### flow/config.mk
export PLATFORM = sky130hd
export DESIGN_NAME = labyrinth_car
export DESIGN_NICKNAME = labyrinth_car
export VERILOG_FILES = /design/flow/design.v
export SDC_FILE = /design/flow/constraint.sdc
export NUM_CORES = 4
export LEC_CHECK = 0
export ABC_AREA = 1
export CAP_MARGIN = 40
export CORE_MARGIN = 2
export CORE_UTILIZATION = 72
export CTS_CLUSTER_SIZE = 10
export PLACE_DENSITY_LB_ADDON = 0.07
export SLEW_MARGIN = 20
### flow/constraint.sdc
create_clock -name core_clock -period 3.25 [get_ports {clk}]
set_input_delay 0.6500 -clock core_clock [delete_from_list [all_inputs] [get_ports {clk}]]
set_output_delay 0.6500 -clock core_clock [all_outputs]
set_load 0.01 [all_outputs]
### flow/design.v
module UART_Tx
(
   input       i_Clock		,
   input       i_Reset		,	 
   input       i_TX_DV		,
   input [7:0] i_TX_Byte	,
   output reg  o_TX_Serial	,
   output      o_TX_Done
 );
  parameter CLKS_PER_BIT =       5;
  parameter IDLE         =  3'b000;
  parameter TX_START_BIT =  3'b001;
  parameter TX_DATA_BITS =  3'b010;
  parameter TX_STOP_BIT  =  3'b011;
  parameter CLEANUP      =  3'b100;
  reg [ 2:0] r_SM_Main     ;
  reg [12:0] r_Clock_Count ;
  reg [ 2:0] r_Bit_Index   ;
  reg [ 7:0] r_TX_Data     ;
  reg        r_TX_Done     ;
  reg        r_TX_Active   ;
  always @(posedge i_Clock)
  begin
    if (i_Reset)
    begin
      r_SM_Main     <= IDLE;
      r_Clock_Count <= 0;
      r_Bit_Index   <= 0;
      r_TX_Data     <= 0;
      r_TX_Done     <= 1'b0;
      r_TX_Active   <= 1'b0;
      o_TX_Serial   <= 1'b1;
    end
    else
    case (r_SM_Main)
      IDLE :
        begin
          o_TX_Serial   <= 1'b1;          
          r_TX_Done     <= 1'b0;
          r_Clock_Count <= 0;
          r_Bit_Index   <= 0;
          if (i_TX_DV)
          begin
            r_TX_Active <= 1'b1;
            r_TX_Data   <= i_TX_Byte;
            r_SM_Main   <= TX_START_BIT;
          end
          else
            r_SM_Main <= IDLE;
        end  
      TX_START_BIT :
        begin
          o_TX_Serial <= 1'b0;
          if (r_Clock_Count < CLKS_PER_BIT-1)
          begin
            r_Clock_Count <= r_Clock_Count + 1;
            r_SM_Main     <= TX_START_BIT;
          end
          else
          begin
            r_Clock_Count <= 0;
            r_SM_Main     <= TX_DATA_BITS;
          end
        end  
      TX_DATA_BITS :
        begin
          o_TX_Serial <= r_TX_Data[r_Bit_Index];
          if (r_Clock_Count < CLKS_PER_BIT-1)
          begin
            r_Clock_Count <= r_Clock_Count + 1;
            r_SM_Main     <= TX_DATA_BITS;
          end
          else
          begin
            r_Clock_Count <= 0;
            if (r_Bit_Index < 7)
            begin
              r_Bit_Index <= r_Bit_Index + 1;
              r_SM_Main   <= TX_DATA_BITS;
            end
            else
            begin
              r_Bit_Index <= 0;
              r_SM_Main   <= TX_STOP_BIT;
            end
          end
        end  
      TX_STOP_BIT :
        begin
          o_TX_Serial <= 1'b1;
          if (r_Clock_Count < CLKS_PER_BIT-1)
          begin
            r_Clock_Count <= r_Clock_Count + 1;
            r_SM_Main     <= TX_STOP_BIT;
          end
          else
          begin
            r_TX_Done     <= 1'b1;
            r_Clock_Count <= 0;
            r_SM_Main     <= CLEANUP;
            r_TX_Active   <= 1'b0;
          end
        end  
      CLEANUP :
        begin
          r_TX_Done <= 1'b1;
          r_SM_Main <= IDLE;
        end
      default :
        r_SM_Main <= IDLE;
    endcase
  end
  assign o_TX_Done   = r_TX_Done;
endmodule
module hcsr04
(
	input  					clk			,
	input  					rst			,	 
	input  					echoPin		,	 
	output reg 				trigPin		,	 
	output wire [11:0]	o_distance	, 	 
	output reg 				M_end				 
);
localparam [11:0] TRIG_LEN    = 12'd5;      
localparam [11:0] PERIOD      = 12'd3000;   
localparam [11:0] COUNTER_1CM = 12'd4;      
reg [11:0] 	counter			 ;  
reg [11:0]	echoHighCounter ;  
reg [11:0]  distance;
reg [11:0]  cnt_n;
reg [11:0]  dist_n;
reg         mend_n;
always@(posedge clk)
begin
	if (rst)
	begin
		counter         <= 0;
		echoHighCounter <= 0;
		distance        <= 0;
		M_end           <= 0;
		trigPin         <= 0;
	end
	else
	begin
		cnt_n  = counter + 1;
		dist_n = distance;
		mend_n = M_end;
		if(cnt_n <= TRIG_LEN)
			trigPin <= 1;
		else
			trigPin <= 0;
		if(echoPin)
			echoHighCounter <= echoHighCounter + 1;
		else
		begin
			if(echoHighCounter!=0)
			begin
				dist_n = echoHighCounter;
				echoHighCounter <= 0;
				if(dist_n >= 5*COUNTER_1CM && dist_n <= 180*COUNTER_1CM) mend_n = 1;
				else mend_n = 0;
			end
		end
		if(cnt_n == PERIOD)
		begin
			cnt_n  = 0;
			mend_n = 0;
		end
		counter  <= cnt_n;
		distance <= dist_n;
		M_end    <= mend_n;
	end
end
assign o_distance = distance;
endmodule
module PWM_generator
(
	input 					clk	,
	input 					rst	,	 
	input  		[27:0] 	duty	,	 
	output reg 	[ 3:0] 	IN			 
);
reg [12:0] counter;
reg [12:0] cnt_n;
always@(posedge clk)
begin
	if (rst)
	begin
		counter <= 0;
		IN      <= 4'b0000;
	end
	else
	begin
		cnt_n = counter + 1;
		if(cnt_n <= 62*duty[6:0])
			IN[0] <= 1;
		else
			IN[0] <= 0;
		if(cnt_n <= 62*duty[13:7])
			IN[1] <= 1;
		else
			IN[1] <= 0;
		if(cnt_n <= 62*duty[20:14])
			IN[2] <= 1;
		else
			IN[2] <= 0;
		if(cnt_n <= 62*duty[27:21])
			IN[3] <= 1;
		else
			IN[3] <= 0;
		if(cnt_n == 6200)
			counter <= 0;
		else
			counter <= cnt_n;
	end
end
endmodule
module algoritamKretanja
(
	input 				clk,
	input 				rst,		 
	input 		 [11:0] USR,		 
	input 		 [11:0]	USL,		 
	input 		 [11:0]	USM,		 
	input 				endR,		 
	input 				endL,		 
	input 				endM,		 
	output 	reg			TxEnable,	 
	output 	reg [ 7:0] 	TxData,		 
	output 	reg [27:0]	duty,		 
	output 	reg led,
	output 	reg buzzer
);
localparam [16:0] IDLE_WAIT     = 17'd50000;    
localparam [16:0] SENDINIT_WAIT = 17'd105;      
localparam [ 6:0] SENDINIT_MSG2 = 7'd100;       
localparam [ 6:0] SENDINIT_END  = 7'd101;
localparam [16:0] WAIT_LEFT     = 17'd3001;     
localparam [11:0] SEND_PERIOD   = 12'd3000;     
localparam [16:0] straight      = 17'd70500;    
localparam [16:0] turningTime   = 17'd55000;    
localparam [16:0] pause         = 17'd50000;    
localparam [16:0] turnTime      = 17'd80000;    
localparam [16:0] END_BLINK     = 17'd25000;    
localparam [ 5:0] numberOfMeasures = 6'd32;     
localparam        SHIFT         = 2;            
reg [16:0] 	statesCounter 	 ;	 
reg [11:0] 	counterSending 	 ;	 
reg [ 6:0] 	countSendingINIT ;	 
reg [16:0]  countSendingTurns;	 
reg [ 7:0] distanceL ;
reg [ 7:0] distanceD ;
reg [ 7:0] distanceS ;
reg [ 7:0]  initS	 ;		 
reg 		initEnd	 ;		 
reg [ 5:0]  NMeasures;		 
reg [13:0]	sum		 ;		 
reg [ 2:0] 	STATE;
parameter IDLE 				= 3'b000;
parameter INIT 				= 3'b001;
parameter sendingINIT 		= 3'b010;
parameter STRAIGHT 			= 3'b011;
parameter turningRIGHT 		= 3'b100;
parameter turningLEFT		= 3'b101;
parameter TURN 				= 3'b110;
parameter END 				= 3'b111;
parameter initialization 	= 3'd1;
parameter turnedRight 		= 3'd2;
parameter turnedLeft 		= 3'd3;
parameter turned 			= 3'd4;
reg [7:0] turns;	 
reg [7:0] turning;	 
reg [2:0] index;	 
wire rightBigger;
wire leftBigger;
wire centralSmaller9;
wire centralBigger43;
assign rightBigger = distanceD > 21;
assign leftBigger = distanceL > 21;
assign centralBigger43 = distanceS > 43;
assign centralSmaller9 = distanceS <= 9;
reg endR_q, endL_q, endM_q;
reg [ 5:0] nm_n;
reg [ 7:0] ds_n;
reg [13:0] sum_n;
always@(posedge clk)
begin
	if (rst)
	begin
		endR_q    <= 0;
		endL_q    <= 0;
		endM_q    <= 0;
		distanceD <= 0;
		distanceL <= 0;
		distanceS <= 0;
		NMeasures <= 0;
		sum       <= 0;
		initS     <= 0;
		initEnd   <= 0;
	end
	else
	begin
		endR_q <= endR;
		endL_q <= endL;
		endM_q <= endM;
		if (endR && !endR_q)
			distanceD <= USR >> SHIFT;
		if (endL && !endL_q)
			distanceL <= USL >> SHIFT;
		if (endM && !endM_q)
		begin
			if(STATE == INIT)
			begin
				nm_n  = NMeasures + 1;
				ds_n  = USM >> SHIFT;
				sum_n = sum + ds_n;
				NMeasures <= nm_n;
				distanceS <= ds_n;
				sum       <= sum_n;
				if(nm_n == numberOfMeasures)
				begin
					initS   <= sum_n >> 5;	 
					initEnd <= 1;
				end
			end
			else
			begin
				sum       <= 0;
				NMeasures <= 0;
				distanceS <= USM >> SHIFT;
				initEnd   <= 0;
			end
		end
	end
end
reg [16:0] sc_n;
reg [ 2:0] idx_n;
reg [ 7:0] turns_n;
reg [ 7:0] turning_n;
always@(posedge clk)
begin
	if (rst)
	begin
		STATE         <= IDLE;
		duty          <= 28'd0;
		statesCounter <= 0;
		index         <= 0;
		turns         <= 0;
		turning       <= 0;
		led           <= 0;
		buzzer        <= 0;
	end
	else
	begin
		sc_n      = statesCounter;
		idx_n     = index;
		turns_n   = turns;
		turning_n = turning;
		case(STATE)
			IDLE:
			begin
				sc_n = statesCounter + 1;
				duty <= {7'd0, 7'd0, 7'd0, 7'd0};
				if(sc_n == IDLE_WAIT)
				begin
					STATE <= INIT;
					sc_n  = 0;
				end
			end
			INIT:
			begin
				duty <= {7'd0, 7'd0, 7'd0, 7'd0};
				if(initEnd) STATE <= sendingINIT;
			end
			sendingINIT:
			begin
				duty <= {7'd0, 7'd0, 7'd0, 7'd0};
				sc_n = statesCounter + 1;
				if(statesCounter == SENDINIT_WAIT)
				begin
					STATE <= STRAIGHT;
					sc_n  = 0;
				end
			end
			STRAIGHT:
			begin
				if(turning[index]==0)
				begin
					if(!leftBigger && !rightBigger && !centralSmaller9) followLeft;
					else if(leftBigger && centralBigger43 && distanceD > 11 && !rightBigger) STATE <= END;
					else if(leftBigger || rightBigger)
					begin
						if(centralBigger43)		 
						begin
							idx_n = index + 1;
							turning_n[idx_n] = 0;
							turns_n[idx_n] = leftBigger ? 1'b0 : 1'b1;
						end
						STATE <= leftBigger ? turningLEFT : turningRIGHT;
					end
					else if(!leftBigger && !rightBigger && centralSmaller9)
						STATE <= TURN;
				end
				else	 
				begin
					case({rightBigger, leftBigger, centralBigger43})
						3'b110:
						begin
							idx_n = index - 1;
							if(turns[index] == 1)
								STATE <= turningRIGHT;
							else
								STATE <= turningLEFT;
						end
						3'b100: STATE <= turningRIGHT;
						3'b010:
						begin
							sc_n = statesCounter + 1;
							if(sc_n == WAIT_LEFT)
							begin
								STATE <= turningLEFT;
								sc_n  = 0;
							end
						end
						3'b000:
						begin
							if(centralSmaller9) STATE <= TURN;
						end
						3'b101, 3'b001: followLeft;
						3'b011: followRight;
						default: ;
					endcase
				end
			end
			turningLEFT:
			begin
				sc_n = statesCounter + 1;
				if(statesCounter <= straight)
					duty <= {7'd60, 7'd60, 7'd0, 7'd0};
				else if(statesCounter > straight && statesCounter < straight + turningTime)
					duty <= {7'd80, 7'd0, 7'd0, 7'd0};
				else if (statesCounter == straight + turningTime)
				begin
					sc_n  = 0;
					STATE <= IDLE;
					duty  <= {7'd0, 7'd0, 7'd0, 7'd0};
				end
			end
			turningRIGHT:
			begin
				sc_n = statesCounter + 1;
				if(statesCounter <= straight)
					duty <= {7'd60, 7'd60, 7'd0, 7'd0};
				else if(statesCounter > straight && statesCounter < straight + turningTime)
					duty <= {7'd0, 7'd80, 7'd0, 7'd0};
				else if (statesCounter == straight + turningTime)
				begin
					sc_n  = 0;
					STATE <= IDLE;
					duty  <= {7'd0, 7'd0, 7'd0, 7'd0};
				end
			end
			TURN:
			begin
				sc_n = statesCounter + 1;
				if(statesCounter <= pause)
					duty <= {7'd0, 7'd0, 7'd0, 7'd0};
				else if(statesCounter > pause && statesCounter < pause + turnTime)
					duty <= {7'd0, 7'd65, 7'd75, 7'd0};
				else if (statesCounter == pause + turnTime)
				begin
					sc_n  = 0;
					STATE <= IDLE;
					turning_n[index] = 1;
				end
			end
			END:
			begin
				duty <= {7'd0, 7'd0, 7'd0, 7'd0};
				sc_n = statesCounter + 1;
				if(statesCounter == END_BLINK)
				begin
					led    <= !led;
					buzzer <= !buzzer;
					sc_n   = 0;
				end
			end
			default:
				STATE <= IDLE;
		endcase
		statesCounter <= sc_n;
		index         <= idx_n;
		turns         <= turns_n;
		turning       <= turning_n;
	end
end
task followLeft;
	begin
		if(distanceL == 11)	  duty <= {7'd55, 7'd55, 7'd0, 7'd0};
		if(distanceL < 11) 	  duty <= {7'd55, 7'd65, 7'd0, 7'd0};
		else if(distanceL > 11) duty <= {7'd65, 7'd55, 7'd0, 7'd0};
	end
endtask
task followRight;
	begin
		if(distanceD == 11)	  duty <= {7'd55, 7'd55, 7'd0, 7'd0};
		if(distanceD < 11) 	  duty <= {7'd65, 7'd55, 7'd0, 7'd0};
		else if(distanceD > 11) duty <= {7'd55, 7'd65, 7'd0, 7'd0};
	end
endtask
reg [ 6:0] csi_n;
reg [16:0] cst_n;
always@(posedge clk)
begin
	if (rst)
	begin
		TxEnable          <= 0;
		TxData            <= 0;
		counterSending    <= 0;
		countSendingINIT  <= 0;
		countSendingTurns <= 0;
	end
	else
	case(STATE)
		sendingINIT:
		begin
			csi_n = countSendingINIT + 1;
			countSendingINIT <= csi_n;
			if(csi_n == 1)
			begin
				TxData 	<= initialization;
				TxEnable <= 1;
			end
			else if(csi_n == SENDINIT_MSG2)
			begin
				TxData 	<= initS;
				TxEnable <= 1;
			end
			else if(csi_n == SENDINIT_END)
			begin
				TxEnable 		 <= 0;
				counterSending	 <= 0;
			end
			else TxEnable <= 0;
		end
		STRAIGHT:
		begin
			countSendingTurns <= 0;
			if(counterSending == SEND_PERIOD)
			begin
				TxData 			 <= distanceS;
				TxEnable 		 <= 1;
				counterSending	 <= 0;
				countSendingINIT <= 0;
			end
			else
			begin
				counterSending <= counterSending + 1;
				TxEnable <= 0;
			end
		end
		turningLEFT, turningRIGHT:
		begin
			cst_n = countSendingTurns + 1;
			countSendingTurns <= cst_n;
			if(cst_n <= straight)	 
			begin
				if(counterSending == SEND_PERIOD)
				begin
					TxData 			<= distanceS;
					TxEnable 		<= 1;
					counterSending	<= 0;
				end
				else
				begin
					counterSending <= counterSending + 1;
					TxEnable <= 0;
				end
			end
			else
			begin
				if(TxData != ((STATE == turningLEFT) ? turnedLeft : turnedRight))	 
				begin
					TxData 	<= (STATE == turningLEFT) ? turnedLeft : turnedRight;
					TxEnable <= 1;
				end
				else TxEnable <= 0;
			end
		end
		TURN:
		begin
			if(TxData != turned)
			begin
				TxData 	<= turned;
				TxEnable <= 1;
			end
			else TxEnable <= 0;
		end
		default: ;
	endcase
end
endmodule
module labyrinth_car
(
	input  		 clk	,
	input  		 rst	,	 
	input  		 echoR,
	input  		 echoL,
	input  		 echoM,
	output 		 trigR,	 
	output 		 trigL,
	output 		 trigM,
	output 		 Tx	,
	output [3:0] motors_PWM,
	output 		 led,
	output 		 buzzer
);
wire [ 7:0] dataTransmit;
wire 			TxEnable 	;
wire [11:0] distanceR	;
wire [11:0] distanceL	;
wire [11:0] distanceM	;
wire 			endR 			;
wire 			endL			;
wire 			endM			;
wire [27:0]	duty			;
UART_Tx UART_Transmitter(
	.i_Clock(clk)        	,
	.i_Reset(rst)        	,
	.i_TX_DV(TxEnable)     	,
	.i_TX_Byte(dataTransmit),
	.o_TX_Serial(Tx) 		,
	.o_TX_Done()
);
algoritamKretanja AK
(
	.clk(clk)		,
	.rst(rst)		,
	.USR(distanceR),
	.USL(distanceL),
	.USM(distanceM),
	.endR(endR)		,
	.endL(endL)		,
	.endM(endM)		,
	.TxEnable(TxEnable)	,
	.TxData(dataTransmit),
	.duty(duty),
	.led(led),
	.buzzer(buzzer)
);
hcsr04 UltrasonicR
(
	.clk(clk)		,
	.rst(rst)		,
	.echoPin(echoR),
	.trigPin(trigR),
	.o_distance(distanceR),
	.M_end(endR)
);
hcsr04 UltrasonicL
(
	.clk(clk)		,
	.rst(rst)		,
	.echoPin(echoL),
	.trigPin(trigL),
	.o_distance(distanceL),
	.M_end(endL)
);
hcsr04 UltrasonicM
(
	.clk(clk)		,
	.rst(rst)		,
	.echoPin(echoM),
	.trigPin(trigM),
	.o_distance(distanceM),
	.M_end(endM)
);
PWM_generator PWM
(
	.clk(clk)	,
	.rst(rst)	,
	.duty(duty)	,
	.IN(motors_PWM)
);
endmodule
### flow/run.sh
#!/bin/bash
# the make line also repeats each setting of config.mk as NAME=value (left out here)
make -C /OpenROAD-flow-scripts/flow DESIGN_CONFIG=/design/flow/config.mk WORK_HOME=/design/flow/orfs CLKGATE_MAP_FILE= finish
==> results of run 1 <==
[layout make-up]
type | count | area, um^2
clock buffers | 48 | 1020
inverters | 389 | 1464
well taps | 378 | 473.0
flip-flops and latches | 323 | 6501
multi-input cells | 2072 | 12630
repair buffers | 174 | 1364
clock inverters | 5 | 105.1
fillers | 1753 | 4458
[metal layers]
metal	routed length [um]	global-route usage [%]	up-vias
met2	27200	63.20	933
li1	-	-	9679
met1	22060	43.65	9518
met3	4028	4.969	190
met5	0	0	-
met4	1915	13.14	0
[timing repair]
action                                  4_1_cts  5_1_grt
hold buffers                                  0        0
pin swaps                                    45       32
setup buffers                                 9        4
resized                                      28       14
endpoints found under the setup margin        4        4
gates cloned                                  0        0
[stage by stage]
stage               total power [mW]  util, %  cell area [um^2]  setup WS (ps)  hold WS, ps
finish                         8.417    84.08             23550          -1316        442.0
global route                   8.653    84.08             23550          -1562        464.7
CTS                            8.429    83.82             23480          -1176        441.5
detailed placement             4.493    79.31             22220          -1130        432.0
global placement               4.474    79.31             22220         -936.5        401.4
floorplan                      4.378        -             20800         -886.8        393.3
==> GITHUB_STEP_SUMMARY, run 1 <==
## Synthesis and layout report

| Metric | Value |
|---|---|
| Status | failed layout checks |
| Failing Checks | negative setup slack |
| RePlAce Congestion | 0.9772 |
| Synthesis Warnings | 4 |
| Tmin final | 4566 ps |
| Die W | 173.2 um |
| Top post-synthesis cells by count | 512 x nand2_1, 374 x inv_1, 337 x nor2_1 |
| Via density per instance | 5.996 |
| Clk network pwr share | 47.3% |
| Non-Filler Instances | 3,389 |
| Vias post-DR | 20,320 |
| Core Footprint | 28,010 um^2 |
| Aoi share | 13.80% |
| Inst Count DP | 3,323 |
| Yosys cell types | 61 |
| Nets | 3,227 |
| Comb pwr share | 4.5% |
| Cell area leaders | dfxtp_1 31%, ha_1 10%, nand2_1 9.3% |
| Layout area overhead | 14.31% |
| Yosys top cell area share | 31.38% |
| Sequential area share after synthesis | 31.38% |
| Mapped Nets | 3,087 |
| FP Util | 73.56% |
| Combinational cell power | 0.381 mW |
| Slew Viols, Final | 0 |
| P_clk | 3.98 mW |
| # diodes | 0 |
| Reg-to-Reg End | PWM.IN[1] |
| Flop2flop setup slack | -1320 ps |
| Clock tree sinks | 323 |
| Final count of hold timing violations | 0 |
| Int Pwr | 6.436 mW |
| Chip Area, Yosys | 20,600 um^2 |
| Clock Tree Buf Depth | 3 |
| Worst r2r src | AK.duty[8] |
| Pin count of the biggest net entering global routing | 155 |
| VDD IR max | 0.4350 mV |
| R2r worst-path depth | 23 |
| Num CTS Buffers | 39 |
| Tightest Pin Transition | 786.3 ps |
| Fin worst setup slack | -1316 ps |
| Vias in the first global route | 19,890 |
| First-pass GRT wire length | 91,170 um |
| Sw frac | 23.54% |
| Final global-route overflow total | 0 |
| Ys async rst share | 0% |
| Hold_sp | UART_Transmitter.r_Clock_Count[11] |
| Main flop type | dfxtp_1 |
| Synth Register Bits | 323 |
| CP Launch Point | AK.duty[8] |
| Wirelength per Cell | 16.29 um |
| F_max | 219.0 MHz |
| Most common cell in the netlist | nand2_1 |
| Clock skew | 18.87 ps |
| Hold path depth | 2 |
| Startpoint Class | flop |
| Full die area | 29,980 um^2 |
| Area leader, netlist | dfxtp_1 |
| Cycle use final | 140.5% |
| Critical Path Stages | 23 |
| Cell count listed in synth_stat.txt | 2,859 |
| Hold path endpoint | UART_Transmitter.r_Clock_Count[11] |
| Crit path kind | reg -> reg |
| Rows | 61 |
| Final TNS setup | -4543 ps |
| Slowest CP cell | fa_1 |
| Mux share | 0% |
| # DRC | 0 |
| Crit-path leading delay family | adder cells |
| Slew HR | 47.58% |
| Io pins | 15 |
| Initial antenna violation count | 0 |
| CTS tree | yes |
| WL final | 55,210 um |
| WP data arrival | 5020 ps |
| RSZ-0062 raised after global routing | true |
| Critical Path Sink Type | flop |
| CP max FO | 5 |
| Buf/Inv on CP | 5 |
| Register share of total power | 48.1% |
| CP max stage delay | 560 ps |
| Cell count after synthesis | 2,859 |
| Syn Std Cell Area | 20,600 um^2 |
| Post-Synth XOR/XNOR Area | 4.463% |
| Critical Path RT | 3710 ps |
| Port-buffer cells | 14 |
| Die Height | 173.2 um |
| Post-synth EDFFs | 0 |
| H-tree levels | 2 |
| Detailed Route Iter0 Violations | 1,872 |
| Largest non-sequential cell family by area | simple AND/OR/NAND/NOR gates |
| Final ANT Viol Nets | 0 |
| Top power group | sequential cells |
| Drt pass-1 iters | 5 |
| Yosys adder share | 15.62% |
| Dpl hpwl | 37,720 um |
| PwrDens | 357.3 nW/um^2 |
| Late-Pin Clk Latency | 550 ps |
| Gr usage total | 35.49% |
| Seq. pwr | 4.05 mW |
| Max-Cap Viols | 0 |
| Syn_area_per_cell | 7.207 um^2 |
| Root Buffer | clkbuf_16 |
| CTS clk-pin slew, worst paths | 60 ps |
| Final Setup Violations | 4 |
| Min-delay worst type | reg -> reg |
| Simple share | 26.06% |
| Tool warning count | 66 |
| CP Capture Point | PWM.IN[1] |
| Switch Pwr | 1.981 mW |
| Cell Chain, Critical Path | inv_2 > fa_1 > inv_1 > fa_1 > inv_1 > fa_1 > inv_2 > ha_4 > a21oi_4 > nand2_2 > a21oi_2 > o21bai_1 > nand2_1 > nand2_1 > a21oi_2 > xor2_1 > ha_1 > buf_4 > a21oi_2 > o21ai_0 > a21oi_1 > nand2_1 > a21oi_1 |
| P_leak | 10.43 nW |
==> run 2: changes to the inputs <==
CAP_MARGIN = 20   (was 40)
CTS_CLUSTER_SIZE = 36   (was 10)
PLACE_DENSITY_LB_ADDON = default   (was 0.07)
clock period = 6.07 ns   (was 3.25 ns; I/O delays follow)
==> run 2 against run 1 <==
  * The run now finishes clean
  * Non-clock buffer count decreased by 152
  * Clock-buffer cell count increased by 6
  * Critical path depth decreased by 1
  * Worst setup slack improved by 2500 ps
  * Final area decreased by 6.3%
  * Clock power decreased by 48%
  * Maximum frequency decreased by 6.8%
  * Final cell count decreased by 4.3%
  * Combinational power decreased by 51%
  * Synthesized cell count unchanged
  * Register-to-register slack improved by 2500 ps
  * Clock skew decreased by 3.8 ps
==> GITHUB_STEP_SUMMARY, run 2 <==
## Synthesis and layout report

| Metric | Value |
|---|---|
| Final TNS setup | 0 ps (+4543 ps) |
| Post-synth EDFFs | 0 (unchanged) |
| PwrDens | 200.9 nW/um^2 (-44%) |
| Area leader, netlist | dfxtp_1 |
| Post-CTS sizing | 0 (-100%) |
| WP data arrival | 5340 ps (+320 ps) |
| Aoi share | 13.80% (unchanged) |
| Max-Cap Viols | 0 (unchanged) |
| Final global-route overflow total | 0 (unchanged) |
| Drt pass-1 iters | 6 (+1) |
| Via density per instance | 5.855 (-2.4%) |
| Root Buffer | clkbuf_16 |
| CP max FO | 5 (unchanged) |
| P_clk | 2.07 mW (-48%) |
| Slowest CP cell | fa_1 |
| Yosys adder share | 15.62% (unchanged) |
| Crit path kind | reg -> reg |
| Final Cell Area | 22,060 um^2 (-6.3%) |
| Min-delay worst type | reg -> reg |
| H-tree levels | 2 (unchanged) |
| Int Pwr | 3.417 mW (-47%) |
| Post CTS Setup Buffer Count | 0 (-9) |
| Final ANT Viol Nets | 0 (unchanged) |
| Yosys cell types | 61 (unchanged) |
| Io pins | 15 (unchanged) |
| Sequential area share after synthesis | 31.38% (unchanged) |
| Top power group | sequential cells |
| Hold path endpoint | UART_Transmitter.r_Clock_Count[7] |
| Cell area leaders | dfxtp_1 31%, ha_1 10%, nand2_1 9.3% |
| Syn Std Cell Area | 20,600 um^2 (unchanged) |
| Cycle use final | 80.74% (-60 points) |
| Tightest Pin Transition | 963.0 ps (+176.7 ps) |
| Final Setup Violations | 0 (-4) |
| Crit-path leading delay family | adder cells |
| Placed standard-cell area | 20,950 um^2 (-5.7%) |
| Clk network pwr share | 46.8% (-0.5 points) |
| Critical Path Stages | 22 (-4.3%) |
| Mapped Nets | 3,087 (unchanged) |
| Tmin final | 4901 ps (+335.6 ps) |
| Mux share | 0% (unchanged) |
| Pin count of the biggest net entering global routing | 68 (-56%) |
| Most common cell in the netlist | nand2_1 |
| Final count of hold timing violations | 0 (unchanged) |
| Hold path depth | 2 (unchanged) |
| Comb pwr share | 4.2% (-0.3 points) |
| RePlAce Congestion | 0.9412 (-3.7%) |
| CP Capture Point | PWM.IN[1] |
| Dpl hpwl | 35,010 um (-7.2%) |
| Die W | 173.2 um (unchanged) |
| VDD IR max | 0.3303 mV (-24%) |
| Full die area | 29,980 um^2 (unchanged) |
| Chip Area, Yosys | 20,600 um^2 (unchanged) |
| Synthesis Warnings | 4 (unchanged) |
| Simple share | 26.06% (unchanged) |
| Reg-to-Reg End | PWM.IN[1] |
| Hold_buf cts | 0 (unchanged) |
| Cell count listed in synth_stat.txt | 2,859 (unchanged) |
| # DRC | 0 (unchanged) |
| Initial antenna violation count | 0 (unchanged) |
| Largest non-sequential cell family by area | simple AND/OR/NAND/NOR gates |
| Synth Register Bits | 323 (unchanged) |
| Clock Tree Buf Depth | 3 (unchanged) |
| First-pass GRT wire length | 83,110 um (-8.8%) |
| Critical Path RT | 6510 ps (+2800 ps) |
| CTS tree | yes |
| Hold_sp | UART_Transmitter.r_Clock_Count[7] |
| Seq. pwr | 2.17 mW (-46%) |
| Worst r2r src | AK.duty[11] |
| Flop2flop setup slack | 1170 ps (+2480 ps) |
| Detailed Route Iter0 Violations | 1,538 (-18%) |
| Nets | 3,071 (-4.8%) |
| Register share of total power | 49.0% (+0.9 points) |
| Status | timing/DRC/antenna clean |
| CP max stage delay | 520 ps (-40 ps) |
| Critical Path Sink Type | flop |
| Port-buffer cells | 14 (unchanged) |
| Vias post-DR | 18,990 (-6.5%) |
| Sw frac | 22.91% (-0.63 points) |
| Num CTS Buffers | 35 (-10%) |
| Layout area overhead | 7.075% |
| Startpoint Class | flop |
| Clock skew | 15.10 ps (-3.770 ps) |
| Core Footprint | 28,010 um^2 (unchanged) |
| CP Launch Point | AK.duty[11] |
| Syn_area_per_cell | 7.207 um^2 (unchanged) |
| WL final | 48,600 um (-12%) |
| CTS clk-pin slew, worst paths | 60 ps (about the same) |
| Vias in the first global route | 18,250 (-8.3%) |
| # diodes | 0 (unchanged) |
| Die Height | 173.2 um (unchanged) |
| RSZ-0062 raised after global routing | false |
| P_leak | 9.663 nW (-7.3%) |
| R2r worst-path depth | 22 (-4.3%) |
| Slew Viols, Final | 0 (unchanged) |
| Clock tree sinks | 323 (unchanged) |
| Ys async rst share | 0% (unchanged) |
| Cell count after synthesis | 2,859 (unchanged) |
| Buf/Inv on CP | 4 (-1) |
| Wirelength per Cell | 14.98 um (-8.0%) |
| Gr usage total | 32.27% (-3.2 points) |
| Late-Pin Clk Latency | 530 ps (-20 ps) |
| Rows | 61 (unchanged) |
| Switch Pwr | 1.015 mW (-49%) |
| Combinational cell power | 0.186 mW (-51%) |
| Post-Synth XOR/XNOR Area | 4.463% (unchanged) |
| F_max | 204.0 MHz (-6.8%) |
| Top post-synthesis cells by count | 512 x nand2_1, 374 x inv_1, 337 x nor2_1 |
| Tool warning count | 63 (-4.5%) |
| Yosys top cell area share | 31.38% (unchanged) |
| Main flop type | dfxtp_1 |
| Cell Chain, Critical Path | inv_1 > fa_1 > inv_1 > fa_1 > inv_1 > fa_1 > inv_1 > ha_1 > a21oi_1 > nand2_1 > a21oi_1 > nor2_1 > o21ai_0 > nand2_1 > nand2_1 > nand2_1 > a21oi_1 > xor2_1 > ha_1 > nand4_1 > or4_1 > a21oi_1 |
| FP Util | 73.56% (unchanged) |
| Slew HR | 35.73% (-12 points) |
==> run 2: per-stage QoR <==
step	std cells	setup slack (ps)	utilization [%]	power (mW)	hold slack (ps)
floorplan	2859	1616	-	2.345	393.3
global placement	3184	1394	74.80	2.393	400.9
detailed placement	3184	1223	74.80	2.400	415.1
CTS	3244	1189	78.75	4.449	440.3
global route	3244	830.2	78.76	4.560	464.7
finish	3244	1169	78.76	4.432	441.1
==> run 2: layer usage <==
layer | wire length, um | up-vias | global-route usage (%)
met2 | 23230 | 678 | 55.72
met5 | 0 | - | 0
met1 | 21080 | 8812 | 41.68
met3 | 2925 | 126 | 4.112
li1 | - | 9376 | -
met4 | 1374 | 0 | 11.19
==> run 2: cell type report <==
cell class | instances | area (um^2)
multi-input cells | 2072 | 12350
flip-flops and latches | 323 | 6466
well taps | 378 | 473.0
repair buffers | 22 | 197.7
clock inverters | 6 | 47.55
fillers | 2084 | 5949
clock buffers | 54 | 1060
inverters | 389 | 1464
==> run 3: changes to the inputs <==
ABC_AREA = default   (was 1)
CORE_UTILIZATION = 70   (was 72)
clock period = 6.92 ns   (was 6.07 ns; I/O delays follow)
==> run 3 against run 2 <==
  * Still clean
  * Via count shrank 9.0%
  * Sequential share of layout area up 0.22 points
  * Maximum frequency decreased by 2.4%
  * Critical path depth shrank 1
  * Clock-buffer cell count decreased by 7
  * Register-to-register slack better by 730 ps
  * Worst setup slack better by 730 ps
  * Synthesized cell count down 14%
  * Clock skew is 3.3 ps lower
  * Worst hold slack worse by 12 ps
  * Core utilization fell by 2.5 points
  * Largest cell class unchanged
  * Largest power group is now clock
  * Highest routed layer is now met5
==> GITHUB_STEP_SUMMARY, run 3 <==
## Synthesis and layout report

| Metric | Value |
|---|---|
| CTS clk-pin slew, worst paths | 60 ps (about the same) |
| First-pass GRT wire length | 78,820 um (-5.2%) |
| R2r worst-path depth | 21 (-4.5%) |
| Detailed Route Iter0 Violations | 1,176 (-24%) |
| Crit path kind | reg -> reg |
| Sequential area share after synthesis | 31.61% (+0.22 points) |
| Startpoint Class | flop |
| Vias post-DR | 17,290 (-9.0%) |
| Root Buffer | clkbuf_16 |
| Tool warning count | 65 (+3.2%) |
| RePlAce Congestion | 0.9502 (+0.96%) |
| Num CTS Buffers | 36 (+2.9%) |
| Hold_buf cts | 0 (unchanged) |
| Synthesis Warnings | 4 (unchanged) |
| Yosys top cell area share | 31.61% (+0.22 points) |
| Most common cell in the netlist | dfxtp_1 |
| Mux share | 3.009% (+3.0 points) |
| VDD IR max | 0.2044 mV (-38%) |
| Full die area | 30,610 um^2 (+2.1%) |
| Gr usage total | 30.31% (-2.0 points) |
| Pin count of the biggest net entering global routing | 177 (+160%) |
| Final Setup Violations | 0 (unchanged) |
| Nets | 2,626 (-14%) |
| Main flop type | dfxtp_1 |
| Cycle use final | 72.57% (-8.2 points) |
| WL final | 46,430 um (-4.5%) |
| Combinational cell power | 0.148 mW (-20%) |
| Buf/Inv on CP | 2 (-2) |
| Cell count listed in synth_stat.txt | 2,453 (-14%) |
| FP Util | 71.28% (-2.3 points) |
| P_clk | 1.96 mW (-5%) |
| Post CTS Setup Buffer Count | 0 (unchanged) |
| Final count of hold timing violations | 0 (unchanged) |
| Top post-synthesis cells by count | 323 x dfxtp_1, 269 x nor2_1, 236 x nand2_1 |
| Pwr Total | 3.998 mW (-9.8%) |
| Seq. pwr | 1.89 mW (-13%) |
| Syn Std Cell Area | 20,460 um^2 (-0.70%) |
| P_leak | 8.822 nW (-8.7%) |
| Area leader, netlist | dfxtp_1 |
| Initial antenna violation count | 1 (+1) |
| Critical Path Sink Type | flop |
| Wirelength per Cell | 16.53 um (+10%) |
| Cell area leaders | dfxtp_1 32%, ha_1 10%, fa_1 5.6% |
| Drt pass-1 iters | 5 (-1) |
| H-tree levels | 2 (unchanged) |
| Crit-path leading delay family | adder cells |
| Mapped Nets | 2,681 (-13%) |
| Ys async rst share | 0% (unchanged) |
| Slew HR | 27.11% (-8.6 points) |
| # diodes | 0 (unchanged) |
| Comb pwr share | 3.7% (-0.5 points) |
| Tightest Pin Transition | 1083 ps (+120.4 ps) |
| RSZ-0062 raised after global routing | false |
| CP Capture Point | PWM.IN[0] |
| Clock Tree Buf Depth | 3 (unchanged) |
| Via density per instance | 6.154 (+5.1%) |
| Die W | 175.0 um (+1.0%) |
| Chip Area, Yosys | 20,460 um^2 (-0.70%) |
| CP max stage delay | 570 ps (+50 ps) |
| Vias in the first global route | 16,600 (-9.0%) |
| Min-delay worst type | reg -> reg |
| Tmin final | 5022 ps (+120.8 ps) |
| Critical Path Stages | 21 (-4.5%) |
| Post-synth EDFFs | 0 (unchanged) |
| Final ANT Viol Nets | 0 (unchanged) |
| Slowest CP cell | fa_1 |
| Aoi share | 16.15% (+2.3 points) |
| CTS tree | yes |
| Top power group | clock |
| Dpl hpwl | 32,670 um (-6.7%) |
| Io pins | 15 (unchanged) |
| Yosys adder share | 15.73% (+0.11 points) |
| Critical Path RT | 7370 ps (+860 ps) |
| Cell Chain, Critical Path | fa_1 > fa_1 > inv_1 > fa_1 > inv_1 > ha_1 > nor2b_1 > o21ai_0 > a21oi_1 > o21ai_0 > nand2b_1 > a21o_1 > a21oi_1 > xor2_1 > ha_1 > and4_1 > nand4_1 > or3_1 > nand2_1 > a21oi_1 > a211oi_1 |
| CP max FO | 5 (unchanged) |
| Simple share | 22.34% (-3.7 points) |
| PwrDens | 182.6 nW/um^2 (-9.1%) |
| Worst r2r src | AK.duty[2] |
| Status | timing/DRC/antenna clean |
| Port-buffer cells | 14 (unchanged) |
| # DRC | 0 (unchanged) |
| Int Pwr | 3.078 mW (-9.9%) |
| Synth Register Bits | 323 (unchanged) |
| Clock skew | 11.79 ps (-3.316 ps) |
| Post-CTS sizing | 0 (unchanged) |
| Core Footprint | 28,700 um^2 (+2.5%) |
| Register share of total power | 47.3% (-1.7 points) |
| Cell count after synthesis | 2,453 (-14%) |
| Clock tree sinks | 323 (unchanged) |
| Die Height | 175.0 um (+1.0%) |
| Late-Pin Clk Latency | 530 ps (about the same) |
| Slew Viols, Final | 0 (unchanged) |
| Sw frac | 23.00% (+0.091 points) |
| Layout area overhead | 7.033% (about the same) |
| Hold path depth | 2 (unchanged) |
| Post-Synth XOR/XNOR Area | 5.694% (+1.2 points) |
| Flop2flop setup slack | 1900 ps (+730 ps) |
| Max-Cap Viols | 0 (unchanged) |
| WP data arrival | 5470 ps (+130 ps) |
| Yosys cell types | 98 (+61%) |
| Hold_sp | UART_Transmitter.r_SM_Main[1] |
| CP Launch Point | AK.duty[2] |
| Syn_area_per_cell | 8.340 um^2 (+16%) |
| Largest non-sequential cell family by area | simple AND/OR/NAND/NOR gates |
| Hold path endpoint | UART_Transmitter.r_SM_Main[0] |
| Final global-route overflow total | 0 (unchanged) |
| Rows | 62 (+1.6%) |
| Reg-to-Reg End | PWM.IN[0] |
| F_max | 199.1 MHz (-2.4%) |
| Switch Pwr | 0.9194 mW (-9.5%) |
| Final TNS setup | 0 ps (unchanged) |
| Clk network pwr share | 49.0% (+2.2 points) |
run 3: layout make-up:
cell class                      count  area [um^2]
Multi-Input combinational cell   1845        12880
Fill cell                        2138         6805
Sequential cell                   323         6466
Clock buffer                       47         1002
Inverter                          168        630.6
Tap cell                          384        480.5
Timing Repair Buffer               24        229.0
Clock inverter                     18        211.5
run 3: through the flow:
step / util (%) / instances / setup WS, ps / hold WS, ps / instance area (um^2)
floorplan: - / 2453 / 2326 / 393.3 / 20460
global placement: 72.06 / 2744 / 2154 / 412.6 / 20680
detailed placement: 72.06 / 2744 / 1929 / 420.7 / 20680
CTS: 76.29 / 2809 / 1916 / 435.1 / 21900
global route: 76.29 / 2809 / 1605 / 479.1 / 21900
finish: 76.29 / 2809 / 1898 / 428.9 / 21900
run 3: layer usage:
| metal | global-route usage [%] | wire length [um] | vias up |
|---|---|---|---|
| met5 | 0 | 10 | - |
| met4 | 10.00 | 1188 | 2 |
| met3 | 4.243 | 2648 | 103 |
| met2 | 50.59 | 21930 | 461 |
| met1 | 40.67 | 20650 | 8206 |
| li1 | - | - | 8514 |
==> run 4: changes to the inputs <==
ABC_AREA = 1   (was default)
CORE_UTILIZATION = 72   (was 70)
CTS_CLUSTER_DIAMETER = 400   (was default)
CTS_CLUSTER_SIZE = default   (was 36)
PLACE_DENSITY = 0.38   (was default)
TNS_END_PERCENT = 5   (was default)
clock period = 6.12 ns   (was 6.92 ns; I/O delays follow)
==> run 4 against run 3 <==
  * Final area increased by 0.72%
  * Combinational power increased by 25%
  * Synthesized area increased by 0.71%
  * Sequential share of layout area decreased by 0.21 points
  * Global-route usage increased by 1.9 points
  * Routed wire length increased by 4.8%
  * Clock-buffer cell count increased by 8
  * Via count increased by 10%
  * Critical path depth increased by 1
  * First-iteration DRC count increased by 33%
  * Clock power increased by 5%
  * Power increased by 9.7%
==> GITHUB_STEP_SUMMARY, run 4 <==
## Synthesis and layout report

| Metric | Value |
|---|---|
| Status | timing/DRC/antenna clean |
| CP max stage delay | 530 ps (-40 ps) |
| P_clk | 2.05 mW (+5%) |
| Detailed Route Iter0 Violations | 1,566 (+33%) |
| Seq. cell area | 6466 um^2 (unchanged) |
| Late-Pin Clk Latency | 530 ps (about the same) |
| Hold path depth | 2 (unchanged) |
| PwrDens | 198.9 nW/um^2 (+8.9%) |
| CP Capture Point | PWM.IN[1] |
| Reg-to-Reg End | PWM.IN[1] |
| Critical Path Sink Type | flop |
| Cell area leaders | dfxtp_1 31%, ha_1 10%, nand2_1 9.3% |
| Die Height | 173.2 um (-1.0%) |
| Mapped Nets | 3,087 (+15%) |
| Sw frac | 22.93% (-0.070 points) |
| Syn Std Cell Area | 20,600 um^2 (+0.71%) |
| Aoi share | 13.80% (-2.3 points) |
| Port-buffer cells | 14 (unchanged) |
| # diodes | 0 (unchanged) |
| Tool warning count | 63 (-3.1%) |
| Io pins | 15 (unchanged) |
| Full die area | 29,980 um^2 (-2.0%) |
| Min-delay worst type | reg -> reg |
| Hold_sp | UART_Transmitter.r_SM_Main[1] |
| Top post-synthesis cells by count | 512 x nand2_1, 374 x inv_1, 337 x nor2_1 |
| Buf/Inv on CP | 4 (+2) |
| Hold_buf cts | 0 (unchanged) |
| WP data arrival | 5360 ps (-110 ps) |
| R2r worst-path depth | 22 (+4.8%) |
| Clock Tree Buf Depth | 3 (unchanged) |
| Root Buffer | clkbuf_16 |
| RSZ-0062 raised after global routing | false |
| Yosys top cell area share | 31.38% (-0.22 points) |
| Cell count after synthesis | 2,859 (+17%) |
| Yosys adder share | 15.62% (-0.11 points) |
| Switch Pwr | 1.006 mW (+9.4%) |
| H-tree levels | 2 (unchanged) |
| Rows | 61 (-1.6%) |
| Final TNS setup | 0 ps (unchanged) |
| RePlAce Congestion | 0.9412 (-0.95%) |
| First-pass GRT wire length | 83,410 um (+5.8%) |
| Simple share | 26.06% (+3.7 points) |
| Logic area | 12,350 um^2 (-4.1%) |
| Yosys cell types | 61 (-38%) |
| Post CTS Setup Buffer Count | 0 (unchanged) |
| Cycle use final | 80.36% (+7.8 points) |
| Via density per instance | 5.869 (-4.6%) |
| Ys async rst share | 0% (unchanged) |
| P_leak | 9.658 nW (+9.5%) |
| Core Footprint | 28,010 um^2 (-2.4%) |
| Top power group | sequential cells |
| Combinational cell power | 0.185 mW (+25%) |
| Largest non-sequential cell family by area | simple AND/OR/NAND/NOR gates |
| Nets | 3,071 (+17%) |
| Max-Cap Viols | 0 (unchanged) |
| Critical Path Stages | 22 (+4.8%) |
| Tightest Pin Transition | 971.8 ps (-111.5 ps) |
| Final Cell Area | 22,050 um^2 (+0.72%) |
| Comb pwr share | 4.2% (+0.5 points) |
| Chip Area, Yosys | 20,600 um^2 (+0.71%) |
| Layout area overhead | 7.044% (about the same) |
| # DRC | 0 (unchanged) |
| Main flop type | dfxtp_1 |
| Critical Path RT | 6560 ps (-810 ps) |
| Final global-route overflow total | 0 (unchanged) |
| VDD IR max | 0.3040 mV (+49%) |
| Pin count of the biggest net entering global routing | 68 (-62%) |
| Tmin final | 4918 ps (-103.9 ps) |
| Syn_area_per_cell | 7.207 um^2 (-14%) |
| Crit-path leading delay family | adder cells |
| Final ANT Viol Nets | 0 (unchanged) |
| Sequential area share after synthesis | 31.38% (-0.22 points) |
| Gr usage total | 32.25% (+1.9 points) |
| Hold path endpoint | UART_Transmitter.r_SM_Main[0] |
| Post-Synth XOR/XNOR Area | 4.463% (-1.2 points) |
| CTS clk-pin slew, worst paths | 60 ps (about the same) |
| Area leader, netlist | dfxtp_1 |
| Clock tree sinks | 323 (unchanged) |
| Slowest CP cell | fa_1 |
| Vias in the first global route | 18,280 (+10%) |
| Placed standard-cell area | 20,950 um^2 (+1.3%) |
| Fill count | 2,092 (-2.2%) |
| Wirelength per Cell | 14.99 um (-9.3%) |
| Flop2flop setup slack | 1200 ps (-700 ps) |
| Clk network pwr share | 46.7% (-2.3 points) |
| Drt pass-1 iters | 10 (+5) |
| Clock skew | 15.89 ps (+4.100 ps) |
| Post-synth EDFFs | 0 (unchanged) |
| Register share of total power | 49.1% (+1.8 points) |
| Cell count listed in synth_stat.txt | 2,859 (+17%) |
| Startpoint Class | flop |
| Vias post-DR | 19,050 (+10%) |
| Int Pwr | 3.381 mW (+9.8%) |
| Mux share | 0% (-3.0 points) |
| FP Util | 73.56% (+2.3 points) |
| Post-CTS sizing | 0 (unchanged) |
| Most common cell in the netlist | nand2_1 |
| Cell Chain, Critical Path | inv_1 > fa_1 > inv_1 > fa_1 > inv_1 > fa_1 > inv_1 > ha_1 > a21oi_1 > nand2_1 > a21oi_1 > nor2_1 > o21ai_0 > nand2_1 > nand2_1 > nand2_1 > a21oi_1 > xor2_1 > ha_1 > nand4_1 > or4_1 > a21oi_1 |
| Synth Register Bits | 323 (unchanged) |
| Synthesis Warnings | 4 (unchanged) |
| WL final | 48,650 um (+4.8%) |
| Crit path kind | reg -> reg |
| Seq. pwr | 2.15 mW (+14%) |
| Slew HR | 34.74% (+7.6 points) |
| Dpl hpwl | 34,960 um (+7.0%) |
| Worst r2r src | AK.duty[11] |
| Pwr Total | 4.387 mW (+9.7%) |
| Final count of hold timing violations | 0 (unchanged) |
| CP Launch Point | AK.duty[11] |
| CTS tree | yes |
| Num CTS Buffers | 35 (-2.8%) |
| CP max FO | 5 (unchanged) |
| Slew Viols, Final | 0 (unchanged) |
| Final Setup Violations | 0 (unchanged) |
| Die W | 173.2 um (-1.0%) |
| Initial antenna violation count | 0 (-1) |
| F_max | 203.3 MHz (+2.1%) |
[run 4: routing by layer]
layer	GRT usage, %	share of wire (%)	vias to the layer above
met5	0	0	-
met1	42.26	43	8839
met3	4.156	6.3	141
met2	55.32	48	681
li1	-	-	9384
met4	10.49	2.7	0
[run 4: area by class of cell]
cell class,count,share of cell area (%)
multi-input cells,2072,56.01
flip-flops and latches,323,29.32
inverters,389,6.638
clock buffers,55,4.777
well taps,378,2.144
repair buffers,22,0.8964
clock inverters,6,0.2156
[run 4: through the flow]
stage | utilization (%) | cells | hold WS, ps | worst slack [ps]
6_report | 78.74 | 3245 | 429.7 | 1202
5_1_grt | 78.74 | 3245 | 464.3 | 853.4
4_1_cts | 78.73 | 3245 | 431.4 | 1222
3_5_place_dp | 74.80 | 3184 | 415.1 | 1245
3_3_place_gp | 74.80 | 3184 | 400.9 | 1444
2_1_floorplan | - | 2859 | 393.3 | 1666
==> run 5: changes to the inputs <==
ABC_AREA = default   (was 1)
CELL_PAD_IN_SITES_DETAIL_PLACEMENT = 1   (was default)
CORE_ASPECT_RATIO = 1.57   (was default)
CORE_MARGIN = 4   (was 2)
CORE_UTILIZATION = 23   (was 72)
CTS_CLUSTER_DIAMETER = default   (was 400)
CTS_CLUSTER_SIZE = 13   (was default)
GPL_ROUTABILITY_DRIVEN = 1   (was default)
GPL_TIMING_DRIVEN = 1   (was default)
MIN_ROUTING_LAYER = met2   (was default)
PLACE_DENSITY = default   (was 0.38)
PLACE_DENSITY_LB_ADDON = 0.14   (was default)
SETUP_SLACK_MARGIN = 1.6   (was default)
SLEW_MARGIN = 10   (was 20)
TNS_END_PERCENT = default   (was 5)
clock period = 5.43 ns   (was 6.12 ns; I/O delays follow)
==> run 5 against run 4 <==
  * Still clean on timing, DRC and antenna
  * Register-to-register slack lost 400 ps
  * Clock skew grew 4.6 ps
  * Sequential power grew 12%
  * Routed wire length is 29% higher
  * Critical path depth down 3
  * Combinational power is 14% higher
==> GITHUB_STEP_SUMMARY, run 5 <==
## Synthesis and layout report

| Metric | Value |
|---|---|
| Non-Filler Instances | 3,648 (+12%) |
| H-tree levels | 2 (unchanged) |
| Initial antenna violation count | 0 (unchanged) |
| WL final | 62,730 um (+29%) |
| Drt pass-1 iters | 5 (-5) |
| Syn_area_per_cell | 8.340 um^2 (+16%) |
| Io pins | 15 (unchanged) |
| Cell count listed in synth_stat.txt | 2,453 (-14%) |
| Critical Path RT | 5930 ps (-630 ps) |
| CTS clk-pin slew, worst paths | 70 ps (about the same) |
| P_leak | 9.179 nW (-5.0%) |
| # DRC | 0 (unchanged) |
| Core Footprint | 87,970 um^2 (+210%) |
| Clk network pwr share | 54.0% (+7.3 points) |
| CP max FO | 3 (-2) |
| Final count of hold timing violations | 0 (unchanged) |
| Final Cell Area | 23,760 um^2 (+7.7%) |
| Post-synth EDFFs | 0 (unchanged) |
| Register share of total power | 42.3% (-6.8 points) |
| Int Pwr | 4.311 mW (+28%) |
| CTS tree | yes |
| Yosys top cell area share | 31.61% (+0.22 points) |
| Late-Pin Clk Latency | 590 ps (+60 ps) |
| Tmin final | 4632 ps (-286.3 ps) |
| Nets | 2,670 (-13%) |
| Largest non-sequential cell family by area | simple AND/OR/NAND/NOR gates |
| Sequential area share after synthesis | 31.61% (+0.22 points) |
| Placed standard-cell area | 21,810 um^2 (+4.1%) |
| Critical Path Stages | 19 (-14%) |
| Simple share | 22.34% (-3.7 points) |
| Ys async rst share | 0% (unchanged) |
| Max-Cap Viols | 0 (unchanged) |
| Die W | 246.0 um (+42%) |
| Via density per instance | 6.584 (+12%) |
| Most common cell in the netlist | dfxtp_1 |
| Full die area | 93,910 um^2 (+210%) |
| Synthesis Warnings | 4 (unchanged) |
| Main flop type | dfxtp_1 |
| # diodes | 0 (unchanged) |
| CP max stage delay | 560 ps (+30 ps) |
| Vias post-DR | 24,020 (+26%) |
| Chip Area, Yosys | 20,460 um^2 (-0.70%) |
| Clock skew | 20.51 ps (+4.626 ps) |
| Vias in the first global route | 27,010 (+48%) |
| Top power group | clock |
| Seq. pwr | 2.41 mW (+12%) |
| Crit-path leading delay family | adder cells |
| Critical Path Sink Type | flop |
| Wirelength per Cell | 17.19 um (+15%) |
| Cell area leaders | dfxtp_1 32%, ha_1 10%, fa_1 5.6% |
| Clock Tree Buf Depth | 3 (unchanged) |
| Final ANT Viol Nets | 0 (unchanged) |
| Switch Pwr | 1.370 mW (+36%) |
| Worst r2r src | AK.duty[8] |
| Yosys adder share | 15.73% (+0.11 points) |
| CP Launch Point | AK.duty[8] |
| Mux share | 3.009% (+3.0 points) |
| Cell count after synthesis | 2,453 (-14%) |
| PwrDens | 239.1 nW/um^2 (+20%) |
| Yosys cell types | 98 (+61%) |
| Clock tree sinks | 323 (unchanged) |
| Top post-synthesis cells by count | 323 x dfxtp_1, 269 x nor2_1, 236 x nand2_1 |
| R2r worst-path depth | 19 (-14%) |
| WP data arrival | 5130 ps (-230 ps) |
| Hold path endpoint | UART_Transmitter.r_SM_Main[0] |
| First-pass GRT wire length | 100,500 um (+21%) |
| Area leader, netlist | dfxtp_1 |
| Rows | 136 (+120%) |
| Dpl ws | 681.0 ps (-563.7 ps) |
| Flop2flop setup slack | 800 ps (-400 ps) |
| Num CTS Buffers | 42 (+20%) |
| Final global-route overflow total | 0 (unchanged) |
| Slew Viols, Final | 0 (unchanged) |
| Sw frac | 24.12% (+1.2 points) |
| Cell Chain, Critical Path | fa_1 > inv_1 > fa_1 > inv_2 > fa_1 > ha_4 > a21oi_2 > o21bai_1 > a21oi_2 > o21ai_0 > a21o_1 > a21oi_2 > xnor2_2 > ha_1 > nand2_1 > or3_4 > nand2_2 > a21oi_1 > a211oi_1 |
| F_max | 215.9 MHz (+6.2%) |
| Tool warning count | 66 (+4.8%) |
| Crit path kind | reg -> reg |
| Layout area overhead | 16.15% |
| Syn Std Cell Area | 20,460 um^2 (-0.70%) |
| Status | timing/DRC/antenna clean |
| Reg-to-Reg End | PWM.IN[1] |
| Gr usage total | 19.65% (-13 points) |
| Synth Register Bits | 323 (unchanged) |
| VDD IR max | 0.2045 mV (-33%) |
| Root Buffer | clkbuf_16 |
| Final Setup Violations | 0 (unchanged) |
| Slew HR | 29.10% (-5.6 points) |
| Final TNS setup | 0 ps (unchanged) |
| Pin count of the biggest net entering global routing | 126 (+85%) |
| Hold_sp | UART_Transmitter.r_SM_Main[1] |
| Buf/Inv on CP | 2 (-2) |
| Aoi share | 16.15% (+2.3 points) |
| Min-delay worst type | reg -> reg |
| Fin worst setup slack | 798.2 ps (-403.7 ps) |
| Mapped Nets | 2,681 (-13%) |
| Slowest CP cell | fa_1 |
| Post-Synth XOR/XNOR Area | 5.694% (+1.2 points) |
| Fill count | 10,380 (+400%) |
| Inst Count DP | 3,537 (+11%) |
| RSZ-0062 raised after global routing | true |
| Comb pwr share | 3.7% (-0.5 points) |
| Port-buffer cells | 14 (unchanged) |
| Tightest Pin Transition | 1056 ps (+84.13 ps) |
| FP Util | 23.25% (-50 points) |
| Die Height | 381.7 um (+120%) |
| P_clk | 3.07 mW (+50%) |
| Startpoint Class | flop |
| Hold path depth | 2 (unchanged) |
| Cycle use final | 85.30% (+4.9 points) |
| Dpl hpwl | 44,490 um (+27%) |
| CP Capture Point | PWM.IN[1] |
| Combinational cell power | 0.210 mW (+14%) |
| Detailed Route Iter0 Violations | 3,089 (+97%) |
| RePlAce Congestion | 0.8664 (-7.9%) |
| Pwr Total | 5.681 mW (+30%) |
[run 5: layout make-up]
type	count	area [um^2]	share of cell area [%]
Clock buffer	58	1212	5.102
Tap cell	1173	1468	6.177
Multi-Input combinational cell	1845	13150	55.35
Clock inverter	19	277.8	1.169
Sequential cell	323	6507	27.39
Inverter	168	630.6	2.654
Timing Repair Buffer	62	514.2	2.164
[run 5: per-stage QoR]
| stage | hold WS (ps) | utilization (%) |
|---|---|---|
| after floorplan | 393.3 | - |
| final | 442.3 | 27.01 |
| after global routing | 479.4 | 27.01 |
| after global placement | 432.9 | 24.80 |
| after CTS | 453.9 | 26.74 |
| after detailed placement | 427.1 | 24.80 |
[run 5: what timing repair did]
action,4_1_cts,5_1_grt
hold buffers,0,0
pin swaps,45,36
resized,30,32
buffers inserted,20,13
setup endpoints to repair,4,46
[run 5: per-layer routing]
metal  track usage [%]  share of wire, %  vias to the layer above
met2             27.33                61                     6432
met1                 -                 0                     8658
met5            0.6303                 0                        -
met3             22.51                34                      414
met4             3.511               5.7                        0
li1                  -                 -                     8516
==> run 6: changes to the inputs <==
ABC_AREA = 1   (was default)
CELL_PAD_IN_SITES_DETAIL_PLACEMENT = default   (was 1)
CORE_ASPECT_RATIO = default   (was 1.57)
CORE_MARGIN = 2   (was 4)
CORE_UTILIZATION = 70   (was 23)
CTS_CLUSTER_SIZE = 36   (was 13)
GPL_ROUTABILITY_DRIVEN = default   (was 1)
GPL_TIMING_DRIVEN = default   (was 1)
MIN_ROUTING_LAYER = default   (was met2)
PLACE_DENSITY_LB_ADDON = 0.15   (was 0.14)
SETUP_SLACK_MARGIN = default   (was 1.6)
SLEW_MARGIN = 20   (was 10)
clock period = 6.05 ns   (was 5.43 ns; I/O delays follow)
==> run 6 against run 5 <==
  * Synthesized area up 0.71%
  * Global-route usage is 12 points higher
  * Clock power shrank 26%
  * Combinational power down 12%
  * Still clean on timing, DRC and antenna
  * Final cell count down 11%
  * Clock skew is 3.1 ps lower
  * Final area is 6.6% lower
  * Maximum frequency shrank 3.8%
  * Routed wire length decreased by 23%
  * First-iteration DRC count decreased by 53%
==> GITHUB_STEP_SUMMARY, run 6 <==
## Synthesis and layout report

| Metric | Value |
|---|---|
| Crit path kind | reg -> reg |
| Simple share | 26.06% (+3.7 points) |
| Post-Synth XOR/XNOR Area | 4.463% (-1.2 points) |
| Crit-path leading delay family | adder cells |
| Int Pwr | 3.588 mW (-17%) |
| CP Capture Point | PWM.IN[1] |
| RePlAce Congestion | 0.9385 (+8.3%) |
| Syn Std Cell Area | 20,600 um^2 (+0.71%) |
| Detailed Route Iter0 Violations | 1,461 (-53%) |
| Critical Path Sink Type | flop |
| Final count of hold timing violations | 0 (unchanged) |
| RSZ-0062 raised after global routing | false |
| Die Height | 175.6 um (-54%) |
| Uppermost layer routed | met4 |
| Clock Tree Buf Depth | 3 (unchanged) |
| Cell area leaders | dfxtp_1 31%, ha_1 10%, nand2_1 9.3% |
| Post CTS Setup Buffer Count | 0 (-100%) |
| Yosys cell types | 61 (-38%) |
| WL final | 48,390 um (-23%) |
| F_max | 207.7 MHz (-3.8%) |
| CTS tree | yes |
| Max-Cap Viols | 0 (unchanged) |
| Top post-synthesis cells by count | 512 x nand2_1, 374 x inv_1, 337 x nor2_1 |
| Critical Path RT | 6510 ps (+580 ps) |
| # diodes | 0 (unchanged) |
| Port-buffer cells | 14 (unchanged) |
| VDD IR max | 0.2515 mV (+23%) |
| Full die area | 30,820 um^2 (-67%) |
| Hold path endpoint | UART_Transmitter.r_Clock_Count[7] |
| Io pins | 15 (unchanged) |
| First-pass GRT wire length | 82,050 um (-18%) |
| Drt pass-1 iters | 6 (+1) |
| # DRC | 0 (unchanged) |
| Final ANT Viol Nets | 0 (unchanged) |
| Ys async rst share | 0% (unchanged) |
| WP data arrival | 5280 ps (+150 ps) |
| Initial antenna violation count | 0 (unchanged) |
| Layout area overhead | 7.682% |
| Cell count listed in synth_stat.txt | 2,859 (+17%) |
| Mapped Nets | 3,087 (+15%) |
| Dpl hpwl | 35,000 um (-21%) |
| H-tree levels | 2 (unchanged) |
| Vias post-DR | 18,790 (-22%) |
| Cell count after synthesis | 2,859 (+17%) |
| R2r worst-path depth | 22 (+3) |
| Area leader, netlist | dfxtp_1 |
| P_clk | 2.28 mW (-26%) |
| Combinational cell power | 0.185 mW (-12%) |
| Register share of total power | 47.0% (+4.7 points) |
| Logic area | 12,350 um^2 (-6.1%) |
| Yosys adder share | 15.62% (-0.11 points) |
| Top power group | clock |
| Buf/Inv on CP | 4 (+2) |
| Largest non-sequential cell family by area | simple AND/OR/NAND/NOR gates |
| Seq. cell area | 6466 um^2 (-0.63%) |
| FP Util | 71.40% (+48 points) |
| Final Setup Violations | 0 (unchanged) |
| Most common cell in the netlist | nand2_1 |
| Clock skew | 17.45 ps (-3.066 ps) |
| Slew HR | 26.91% (-2.2 points) |
| Comb pwr share | 4.0% (+0.3 points) |
| Chip Area, Yosys | 20,600 um^2 (+0.71%) |
| Tmin final | 4815 ps (+183.0 ps) |
| CP max FO | 5 (+2) |
| Cell Chain, Critical Path | inv_1 > fa_1 > inv_1 > fa_1 > inv_1 > fa_1 > inv_1 > ha_1 > a21oi_1 > nand2_1 > a21oi_1 > nor2_1 > o21ai_0 > nand2_1 > nand2_1 > nand2_1 > a21oi_1 > xor2_1 > ha_1 > nand4_1 > or4_1 > a21oi_1 |
| Startpoint Class | flop |
| PwrDens | 209.1 nW/um^2 (-13%) |
| Core Footprint | 28,860 um^2 (-67%) |
| Nets | 3,069 (+15%) |
| Hold_sp | UART_Transmitter.r_Clock_Count[7] |
| Final Cell Area | 22,190 um^2 (-6.6%) |
| Num CTS Buffers | 36 (-14%) |
| Tool warning count | 61 (-7.6%) |
| Flop2flop setup slack | 1240 ps (+440 ps) |
| Slowest CP cell | fa_1 |
| Synth Register Bits | 323 (unchanged) |
| Syn_area_per_cell | 7.207 um^2 (-14%) |
| Hold_buf cts | 0 (unchanged) |
| Wirelength per Cell | 14.88 um (-13%) |
| Sw frac | 22.66% (-1.5 points) |
| CP Launch Point | AK.duty[11] |
| Placed standard-cell area | 20,940 um^2 (-4.0%) |
| Synthesis Warnings | 4 (unchanged) |
| Late-Pin Clk Latency | 530 ps (-60 ps) |
| CTS clk-pin slew, worst paths | 70 ps (about the same) |
| M1 WL | 21,560 um (+21,560 um) |
| CP max stage delay | 530 ps (-30 ps) |
| Final global-route overflow total | 0 (unchanged) |
| Vias in the first global route | 17,840 (-34%) |
| Mux share | 0% (-3.0 points) |
| Met2 WL post-DR | 23,060 um (-39%) |
| P_leak | 9.720 nW (+5.9%) |
| Reg-to-Reg End | PWM.IN[1] |
| Aoi share | 13.80% (-2.3 points) |
| Fill count | 2,186 (-79%) |
| Switch Pwr | 1.051 mW (-23%) |
| Rows | 62 (-54%) |
| Seq. pwr | 2.18 mW (-9.5%) |
| Status | timing/DRC/antenna clean |
| Main flop type | dfxtp_1 |
| Gr usage total | 31.23% (+12 points) |
| Sequential area share after synthesis | 31.38% (-0.22 points) |
| Detailed-routed wire length on met3 | 2715 um (-87%) |
| Post-CTS sizing | 0 (-100%) |
| Min-delay worst type | reg -> reg |
| Clock tree sinks | 323 (unchanged) |
| Die W | 175.6 um (-29%) |
| Cycle use final | 79.58% (-5.7 points) |
| Hold path depth | 2 (unchanged) |
| Pin count of the biggest net entering global routing | 88 (-30%) |
| Slew Viols, Final | 0 (unchanged) |
| Tightest Pin Transition | 1092 ps (+36.37 ps) |
| Via density per instance | 5.779 (-12%) |
| Post-synth EDFFs | 0 (unchanged) |
| Yosys top cell area share | 31.38% (-0.22 points) |
| Critical Path Stages | 22 (+3) |
| Clk network pwr share | 49.1% (-4.9 points) |
| Root Buffer | clkbuf_16 |
| Worst r2r src | AK.duty[11] |
| Final TNS setup | 0 ps (unchanged) |
[run 6: metal layers]
| metal | GRT usage (%) | vias up |
|---|---|---|
| li1 | - | 9361 |
| met1 | 41.34 | 8759 |
| met2 | 53.99 | 580 |
| met3 | 3.961 | 94 |
| met4 | 8.368 | 0 |
| met5 | 0 | - |
[run 6: area by class of cell]
class                      instances  area share, %
timing repair buffer              19         0.7895
tap                              384          2.166
inverter                         389          6.598
clock inverter                    13         0.8065
clock buffer                      52          4.827
sequential                       323          29.15
multi-input combinational       2072          55.67
[run 6: metrics by stage]
stage,utilization [%],power (mW),cells,hold WS [ps],setup WS (ps)
after floorplan,-,2.352,2859,393.3,1596
after global placement,72.55,2.400,3187,401.3,1386
after detailed placement,72.55,2.406,3187,410.8,1285
after CTS,76.88,4.664,3252,440.0,1258
after global routing,76.88,4.779,3252,460.5,911.7
final,76.88,4.640,3252,437.0,1235
Power figures rest on the tool's default switching activity, not on a simulated workload.
